==> wip/indigo <==
// top_level
module top_level
#(parameter WIDTH = 8)
(
	input clk, rst, init, finish, ack,
	input [WIDTH-1:0]
		ori_0,
		ori_1,
		ori_2,
		ori_3,
		ori_4,
		ori_5,
		ori_6,
		ori_7,
		ori_8,
		ori_9,
		ori_10,
		ori_11,
		ori_12,
		ori_13,
		ori_14,
		ori_15,
		ori_16,
		ori_17,
		ori_18,
		ori_19,
		ori_20,
		ori_21,
		ori_22,
		ori_23,
		ori_24,
		ori_25,
		ori_26,
		ori_27,
		ori_28,
		ori_29,
		ori_30,
		ori_31,
		can_0,
		can_1,
		can_2,
		can_3,
		can_4,
		can_5,
		can_6,
		can_7,
		can_8,
		can_9,
		can_10,
		can_11,
		can_12,
		can_13,
		can_14,
		can_15,
		can_16,
		can_17,
		can_18,
		can_19,
		can_20,
		can_21,
		can_22,
		can_23,
		can_24,
		can_25,
		can_26,
		can_27,
		can_28,
		can_29,
		can_30,
		can_31,
	output done,
	output [WIDTH+4:0] out_sad
	);
clock: 6.38 ns
lec_check: 0
abc_area: 1
cap_margin: 15
cell_pad_in_sites_detail_placement: 2
cell_pad_in_sites_global_placement: 2
core_aspect_ratio: 1.47
core_margin: 10
core_utilization: 37
cts_cluster_diameter: 172
gpl_routability_driven: 0
hold_slack_margin: 0.09
max_routing_layer: met4
place_density_lb_addon: 0.27
setup_slack_margin: 1.19
slew_margin: 15
tns_end_percent: 60
run.sh (not shown) runs the stock make flow with config.mk's settings and CLKGATE_MAP_FILE=.
==> wip/violet: changes against wip/indigo <==
- ABC_AREA: 1 -> unset
- CAP_MARGIN: 15 -> 20
- CELL_PAD_IN_SITES_DETAIL_PLACEMENT: 2 -> unset
- CELL_PAD_IN_SITES_GLOBAL_PLACEMENT: 2 -> unset
- CORE_ASPECT_RATIO: 1.47 -> unset
- CORE_MARGIN: 10 -> 2
- CORE_UTILIZATION: 37 -> 40
- CTS_CLUSTER_DIAMETER: 172 -> unset
- GPL_ROUTABILITY_DRIVEN: 0 -> unset
- HOLD_SLACK_MARGIN: 0.09 -> unset
- MAX_ROUTING_LAYER: met4 -> unset
- PLACE_DENSITY_LB_ADDON: 0.27 -> unset
- SETUP_SLACK_MARGIN: 1.19 -> unset
- SLEW_MARGIN: 15 -> 20
- TNS_END_PERCENT: 60 -> unset
==> flow/constraint.sdc (replaced) <==
create_clock -name core_clock -period 5.61 [get_ports {clk}]
set_input_delay 1.1220 -clock core_clock [delete_from_list [all_inputs] [get_ports {clk}]]
set_output_delay 1.1220 -clock core_clock [all_outputs]
set_load 0.01 [all_outputs]
==> wip/xenon: changes against wip/indigo <==
- CAP_MARGIN: 15 -> 5
- CELL_PAD_IN_SITES_DETAIL_PLACEMENT: 2 -> unset
- CELL_PAD_IN_SITES_GLOBAL_PLACEMENT: 2 -> unset
- CORE_ASPECT_RATIO: 1.47 -> 0.93
- CORE_MARGIN: 10 -> 2
- CORE_UTILIZATION: 37 -> 72
- CTS_CLUSTER_DIAMETER: 172 -> unset
- CTS_CLUSTER_SIZE: unset -> 58
- HOLD_SLACK_MARGIN: 0.09 -> unset
- PLACE_DENSITY_LB_ADDON: 0.27 -> unset
- SETUP_SLACK_MARGIN: 1.19 -> unset
- SLEW_MARGIN: 15 -> 20
- TNS_END_PERCENT: 60 -> 95
==> flow/constraint.sdc (replaced) <==
create_clock -name core_clock -period 5.69 [get_ports {clk}]
set_input_delay 1.1380 -clock core_clock [delete_from_list [all_inputs] [get_ports {clk}]]
set_output_delay 1.1380 -clock core_clock [all_outputs]
set_load 0.01 [all_outputs]
==> flow_summary.html <==
<!-- implementation run metrics -->
<table>
<tr><th>Metric</th><th>Value</th></tr>
<tr><th colspan="2">Yosys</th></tr>
<tr><td>Post-synthesis cell type count</td><td>81</td></tr>
<tr><td>Post-Synthesis Cells</td><td>6118</td></tr>
<tr><td>Simple share</td><td>0.139</td></tr>
<tr><td>Post-Synthesis Mean Instance Area</td><td>about 8.3 um2</td></tr>
<tr><th colspan="2">Worst hold path</th></tr>
<tr><td>Source of the worst hold timing path</td><td>b_SAD_4x8.reg_ori_4[7]$_SDFFE_PN0P_</td></tr>
<tr><th colspan="2">Place</th></tr>
<tr><td>Cell Area, Placed</td><td>57300 um2</td></tr>
<tr><th colspan="2">Drt</th></tr>
<tr><td>Vias per std cell</td><td>5.33</td></tr>
<tr><th colspan="2">Worst setup path</th></tr>
<tr><td>Ordered cell list for the critical path</td><td>ha_1, a21o_1, a21oi_2, o21ai_1, or4_1, a2111o_1, o211ai_1, fa_1, inv_1, fa_1, fa_1, fa_1, inv_1, ha_4, a21o_1, a21o_1, a221oi_2, o21ai_1, nor3b_1, nor3_1</td></tr>
<tr><th colspan="2">Clock network</th></tr>
<tr><td>Reg clk slew, reported paths</td><td>roughly 50 ps</td></tr>
<tr><th colspan="2">Outcome</th></tr>
<tr><td>Run status</td><td>complete, no violations</td></tr>
<tr><th colspan="2">Final layout</th></tr>
<tr><td>Finished Core Util</td><td>0.478</td></tr>
</table>
[end of results for wip/violet]
==> flow_summary.html <==
<!-- implementation run metrics -->
<table>
<tr><th>Metric</th><th>Value</th></tr>
<tr><th colspan="2">Outcome</th></tr>
<tr><td>Run status</td><td>complete, no violations</td></tr>
<tr><th colspan="2">Yosys</th></tr>
<tr><td>Post-Synthesis Cells</td><td>8158</td></tr>
<tr><td>Post-synthesis cell type count</td><td>~41</td></tr>
<tr><th colspan="2">Worst setup path</th></tr>
<tr><td>Ordered cell list for the critical path</td><td>ha_1, fa_2, nand3_1, nand2_1, a21oi_2, xor2_1, fa_1, inv_1, fa_1, fa_1, fa_1, inv_1, ha_1, a21oi_2, inv_1, a21oi_1, nand2_1, nand2_1, nand3_1, nand2_1, inv_1</td></tr>
<tr><th colspan="2">Final layout</th></tr>
<tr><td>Finished Core Util</td><td>0.435</td></tr>
<tr><th colspan="2">Worst hold path</th></tr>
<tr><td>Source of the worst hold timing path</td><td>b_SAD_4x8.reg_total_sum[6]$_SDFFE_PN0P_</td></tr>
</table>
[end of results for wip/indigo]
==> flow_summary.html <==
<!-- implementation run metrics -->
<table>
<tr><th>Metric</th><th>Value</th></tr>
<tr><th colspan="2">Final layout</th></tr>
<tr><td>Finished Core Util</td><td>0.832</td></tr>
<tr><th colspan="2">Yosys</th></tr>
<tr><td>Post-synthesis cell type count</td><td>around 41</td></tr>
<tr><td>Post-Synthesis Mean Instance Area</td><td>6.71 um2</td></tr>
<tr><td>Simple share</td><td>0.187</td></tr>
<tr><th colspan="2">Clock network</th></tr>
<tr><td>Reg clk slew, reported paths</td><td>about 60 ps</td></tr>
<tr><th colspan="2">STA</th></tr>
<tr><td>Final setup margin</td><td>757 ps</td></tr>
<tr><td>Setup Viol. Count Final</td><td>0</td></tr>
<tr><th colspan="2">Worst hold path</th></tr>
<tr><td>Source of the worst hold timing path</td><td>b_SAD_4x8.reg_total_sum[6]$_SDFFE_PN0P_</td></tr>
<tr><th colspan="2">Place</th></tr>
<tr><td>Total half-perimeter wirelength after legalization and detailed placement</td><td>roughly 110000 um</td></tr>
<tr><td>Cell Area, Placed</td><td>60200 um2</td></tr>
<tr><th colspan="2">Drt</th></tr>
<tr><td>N_diodes</td><td>7</td></tr>
<tr><th colspan="2">Worst setup path</th></tr>
<tr><td>Ordered cell list for the critical path</td><td>ha_1, fa_1, nand3_1, nand2_1, nand3_1, nand2_1, xor2_1, inv_1, fa_1, inv_1, fa_1, fa_1, fa_1, inv_1, ha_1, nand2_1, inv_1, a21oi_1, nand3_1, nand2_1, nand3_1, nand2_1, inv_1</td></tr>
<tr><th colspan="2">Outcome</th></tr>
<tr><td>Run status</td><td>complete, no violations</td></tr>
</table>
[end of results for wip/xenon]
